==> flow/design.v <==
module spi_port (
    input wire clk,                
    input wire rst_n,              
    input wire spi_clk,           
    input wire spi_mosi,          
    output wire spi_miso,         
    input wire spi_cs_n,          
    output reg [15:0] capture_reg
);
    reg [15:0] shift_reg;          
    reg cs_n_prev;                 
    always @(posedge clk or negedge rst_n) begin
        if (!rst_n) begin
            shift_reg <= 16'b0;
            capture_reg <= 16'b0;
            cs_n_prev <= 1'b1;
        end else begin
            cs_n_prev <= spi_cs_n;
            if (!spi_cs_n) begin
                shift_reg <= {shift_reg[14:0], spi_mosi};
            end else if (cs_n_prev == 1'b0 && spi_cs_n == 1'b1) begin
                capture_reg <= shift_reg;
            end
        end
    end
    assign spi_miso = 1'b0;
    wire _unused_spi_clk = spi_clk;
endmodule
module config_memory #(
    parameter NUM_ADDRESSES = 8  
)(
    input wire clk,                    
    input wire rst_n,                  
    input wire [7:0] addr,             
    input wire [7:0] data_in,          
    input wire wr_en,                  
    input wire rd_en,                  
    output reg [7:0] data_out         
);
    reg [7:0] memory [0:NUM_ADDRESSES-1];  
    integer i;
    always @(posedge clk or negedge rst_n) begin
        if (!rst_n) begin
            for (i = 0; i < NUM_ADDRESSES; i = i + 1) begin
                memory[i] <= 8'b0;
            end
        end else if (wr_en && addr < NUM_ADDRESSES) begin
            memory[addr[2:0]] <= data_in;
        end
    end
    always @(posedge clk) begin
        if (rd_en) begin
            data_out <= (addr < NUM_ADDRESSES) ? memory[addr[2:0]] : 8'b0;
        end
    end
endmodule
module demux1to2 (
    input wire clk,                
    input wire rst_n,              
    input wire [7:0]sel,     
    input wire [7:0] d,            
    output wire [7:0] a,
    output wire [7:0] b            
);
    reg [7:0] a_hold;
    reg [7:0] b_hold;
    always @(posedge clk or negedge rst_n) begin
        if (!rst_n) begin
            a_hold <= 8'b0;
            b_hold <= 8'b0;
        end else begin
            case(sel)
                8'd0: a_hold <= d;
                8'd1: b_hold <= d;
                default: ;
            endcase
        end
    end
    assign a = (sel == 8'd0) ? d : a_hold;
    assign b = (sel == 8'd1) ? d : b_hold;
endmodule
module decimator (
    input wire clk,                
    input wire rst,                
    input wire [7:0] decimation_ratio,  
    input wire data,               
    output reg out,               
    output reg dec_clk            
);
    reg [7:0] counter;           
    always @(posedge clk or posedge rst) begin
        if (rst) begin
            counter <= 8'b0;
            out <= 1'b0;
            dec_clk <= 1'b0;
        end else begin
            if (decimation_ratio == 8'b1) begin
                out <= data;
            end else begin
                counter <= counter + 1;
                if (counter >= decimation_ratio-1) begin
                    counter <= 8'b0;
                    out <= data;
                    dec_clk <= ~dec_clk;
                end
            end
        end
    end
endmodule
module buffer #(
    parameter MAX_LENGTH = 256
)(
    input wire clk,             
    input wire rst,             
    input wire en,              
    input wire data_1,          
    input wire data_2,          
    input wire [7:0] length,    
    output reg [7:0] corr,      
    output reg pos,
    output reg neg
);
    reg [MAX_LENGTH-1:0] shift_reg_1;
    reg [MAX_LENGTH-1:0] shift_reg_2;
    reg [7:0] corr_neg;
    reg [7:0] corr_pos;
    integer i;
    always @(posedge clk or posedge rst) begin
        if (rst) begin
            shift_reg_1 <= {MAX_LENGTH{1'b0}};
            shift_reg_2 <= {MAX_LENGTH{1'b0}};
            pos <= 1'b0;
            neg <= 1'b0;
            corr <= 8'b0;
            corr_neg <= 8'b0;
            corr_pos <= 8'b0;
        end else if (en) begin
            shift_reg_1 <= {shift_reg_1[MAX_LENGTH-2:0], data_1};
            shift_reg_2 <= {shift_reg_2[MAX_LENGTH-2:0], data_2};
            corr <= corr + (data_1 ^ data_2) - (shift_reg_1[MAX_LENGTH - 1] ^ shift_reg_2[MAX_LENGTH - 1]) ;
            if (length > 1) begin
                corr_neg <= corr_neg + (shift_reg_1[0] ^ data_2) - (shift_reg_1[MAX_LENGTH - 1] ^ shift_reg_2[MAX_LENGTH - 2]);
                corr_pos <= corr_pos + (data_1 ^ shift_reg_2[0]) - (shift_reg_1[MAX_LENGTH - 2] ^ shift_reg_2[MAX_LENGTH - 1]);
            end
            if (corr_neg < corr_pos) begin
                neg <= 1'b1;
                pos <= 1'b0;
            end else if (corr_pos < corr_neg) begin
                pos <= 1'b1;
                neg <= 1'b0;
            end else begin
                pos <= 1'b0;
                neg <= 1'b0;
            end
        end
    end
endmodule
module top_module(
    input wire clk,
    input wire rst,
    input wire spi_mosi,
    input wire spi_cs_n,
    input wire mic_data_1,
    input wire mic_data_2,
    output wire [7:0] out,
    output wire pos,
    output wire neg
);
wire [7:0] addr;
wire [7:0] value;
wire wr_en = 1;
wire rd_en = 1;
wire [7:0] mem_out;
wire [7:0] decimation_ratio;
wire dec_data_1;
wire dec_data_2;
wire dec_clk;
wire [7:0] filter_length;
wire [7:0] filter_out;
wire [15:0] capture_reg;
wire dummy;
wire dummy2;
wire corr_dec_en;
assign addr = capture_reg[15:8];
assign value = capture_reg[7:0];
    spi_port u_spi_port(
        .clk(clk),
        .rst_n(!rst),
        .spi_clk(clk),
        .spi_mosi(spi_mosi),
        .spi_miso(dummy),
        .spi_cs_n(spi_cs_n),
        .capture_reg(capture_reg)
    );
    config_memory u_memory(
        .clk(clk),            
        .rst_n(!rst),          
        .addr(addr),     
        .data_in(value),  
        .wr_en(wr_en),          
        .rd_en(rd_en),          
        .data_out(mem_out) 
    );
    demux1to2 u_demux1to2(
        .clk(clk),
        .rst_n(!rst),
        .sel(addr),
        .d(mem_out),
        .a(decimation_ratio),  
        .b(filter_length)
    );
    decimator u_decimator_1(
        .clk(clk),              
        .rst(rst),              
        .decimation_ratio(decimation_ratio),
        .data(mic_data_1),             
        .out(dec_data_1),              
        .dec_clk(dec_clk)           
    );
    decimator u_decimator_2(
        .clk(clk),              
        .rst(rst),              
        .decimation_ratio(decimation_ratio),
        .data(mic_data_2),             
        .out(dec_data_2),              
        .dec_clk(dummy2)           
    );
    buffer u_buffer(
        .clk(clk),         
        .rst(rst),         
        .en(corr_dec_en),
        .data_1(dec_data_1),        
        .data_2(dec_data_2),        
        .length(filter_length),
        .corr(out),
        .pos(pos),
        .neg(neg)   
    );
reg dec_clk_q;
always @(posedge clk or posedge rst) begin
    if (rst) dec_clk_q <= 1'b0;
    else dec_clk_q <= dec_clk;
end
assign corr_dec_en = (decimation_ratio == 8'b1) | (dec_clk & ~dec_clk_q);
endmodule
Settings: LEC_CHECK=0, CAP_MARGIN=20, CORE_MARGIN=2, CORE_UTILIZATION=40, SLEW_MARGIN=20; clock period 8.0 ns.
run.sh (not shown) runs the stock make flow with config.mk's settings and CLKGATE_MAP_FILE=.
The first run completed without violations.
==> next run, changes <==
- ABC_AREA: not set -> 1
- CORE_UTILIZATION: 40 -> 72
- CTS_CLUSTER_DIAMETER: not set -> 393
- CTS_CLUSTER_SIZE: not set -> 10
- clock period: 8.0 -> 2.81 ns (I/O delays scaled with it)
With this change the flow produced a layout that fails on negative setup slack; core utilization goes up by 37 points; power goes up to 2.7 times its value; die size goes down by 44%; hold slack loses 0.062 ns; clock-buffer cell count goes down by 20.
==> next run, changes <==
- CTS_CLUSTER_DIAMETER: 393 -> not set
- CTS_CLUSTER_SIZE: 10 -> not set
- clock period: 2.81 -> 3.06 ns (I/O delays scaled with it)
Now the flow completed without violations.
Critical path depth does not change.
Via count drops by 2.7%.
Power shrinks by 12%.
Count of clock-buffer cells in the layout came out higher by 7.
Core utilization decreases by 1.6 points.
First-iteration DRC count fell by 10%.
Design area went down by 1.9%.
Synthesized cell count is unchanged.
Routed wire length falls by 7.8%.
==> next run, changes <==
- ABC_AREA: 1 -> not set
- CORE_UTILIZATION: 72 -> 70
- SETUP_SLACK_MARGIN: not set -> -0.51
- clock period: 3.06 -> 7.03 ns (I/O delays scaled with it)
Synthesized cell count came out lower by a few percent.
Non-clock buffer count went down by 33.
Routed wire length shrinks by roughly a tenth.
Global-route usage shrinks by 2.5 points.

========
// top_module: RTL as listed in full above, without the edits since
export LEC_CHECK = 0
export CAP_MARGIN = 20
export CORE_MARGIN = 2
export CORE_UTILIZATION = 72
export CTS_CLUSTER_DIAMETER = 355
export CTS_CLUSTER_SIZE = 29
export GPL_ROUTABILITY_DRIVEN = 0
export MAX_ROUTING_LAYER = met5
export MIN_ROUTING_LAYER = met1
export PLACE_DENSITY_LB_ADDON = 0.01
export SETUP_SLACK_MARGIN = 0.81
export SLEW_MARGIN = 20
create_clock -name core_clock -period 2.81 [get_ports {clk}]
The baseline reached the layout checks and failed them: setup timing.
Rerun with:
CORE_UTILIZATION = 16   (was 72)
CTS_CLUSTER_DIAMETER = not set   (was 355)
CTS_CLUSTER_SIZE = not set   (was 29)
GPL_ROUTABILITY_DRIVEN = not set   (was 0)
MAX_ROUTING_LAYER = not set   (was met5)
MIN_ROUTING_LAYER = not set   (was met1)
PLACE_DENSITY_LB_ADDON = not set   (was 0.01)
SETUP_SLACK_MARGIN = not set   (was 0.81)
clock period = 5.06 ns   (was 2.81 ns; I/O delays follow)
After rerunning:
- The changed run passed the timing, design-rule and antenna checks
- sequential power came out lower by well over a third
- core utilization came out lower by 67 points
- die size came out higher to 4.4 times its value
- worst setup slack gains 1.7 ns
- non-clock buffer count came out lower by 174
- design area came out higher slightly
- combinational power came out lower by well over a third
- fmax came out lower by roughly a tenth
Rerun with:
CORE_UTILIZATION = 72   (was 16)
CTS_CLUSTER_DIAMETER = 357   (was not set)
CTS_CLUSTER_SIZE = 14   (was not set)
clock period = 2.94 ns   (was 5.06 ns; I/O delays follow)
=> The new run produced a layout that fails on setup timing; fmax went up by 15%; combinational power is higher by 120%; global-route usage climbs by 21 points; clock power went up by 22%; cell count goes down by 34%.

========
Setup of build 34:
RTL: the design.v shown in full above, as it stands there.
clock: 2.94 ns
lec_check: 0
abc_area: 1
cap_margin: 20
core_margin: 2
core_utilization: 72
cts_cluster_diameter: 357
cts_cluster_size: 14
hold_slack_margin: 0.29
place_density_lb_addon: 0.13
slew_margin: 20
Setup changes, build 34 to build 98
- CTS_CLUSTER_DIAMETER no longer set, was 357
- ABC_AREA no longer set, was 1
- PLACE_DENSITY_LB_ADDON no longer set, was 0.13
- CTS_CLUSTER_SIZE no longer set, was 14
- HOLD_SLACK_MARGIN no longer set, was 0.29
- CORE_UTILIZATION now 40, was 72
- the clock period (ns, I/O delays scaled along) now 5.06, was 2.94
Notes after the runs:
- Build 98 ran to completion and came out clean on the timing, design-rule and antenna checks.
- Between build 98 and build 34, the combined area of the multi-input logic cells is higher for build 98.
- | power | build 98 vs build 34 | 33% lower |
- Area fraction of clock buffers and clock inverters in build 98 is 2.6 points higher than in build 34
- Looking at fraction of power consumed by combinational cells, build 98 sits below build 34.
- Build 98 ended with less utilization after layout than build 34.
- Compared to build 34, build 98 shows a wider setup margin.
- First-pass GRT wire length for build 98: 3.1 mm down relative to build 34
- Power density over the cells was higher in the run labelled build 34.
- Comparing final cycle utilization of the critical path for build 98 and build 34, the smaller number came from build 98.
- The logic share of the area in build 98 sits 0.43 points above the value recorded for build 34.
- Routed length on met3 (build 98 over build 34): decrease, about 30%
The inputs of build 65 differ from those of build 98 as listed below.
- putting CTS_CLUSTER_DIAMETER at 89 where nothing was set
- putting SETUP_SLACK_MARGIN at 0.67 where nothing was set
- swapping 40 for 72 in CORE_UTILIZATION
- putting PLACE_DENSITY_LB_ADDON at 0.01 where nothing was set
- swapping 5.06 for 2.87 in the clock period (ns, I/O delays scaled along)
Findings:
Build 65: complete, dirty (negative setup slack)
Looking at sum of routed wire length over all layers, build 65 sits 120% above build 98.
Where total internal power is concerned, build 98 is better than build 65.
Placed instance area, build 65 vs build 98: up slightly
Power figures rest on the tool's default switching activity, not on a simulated workload.
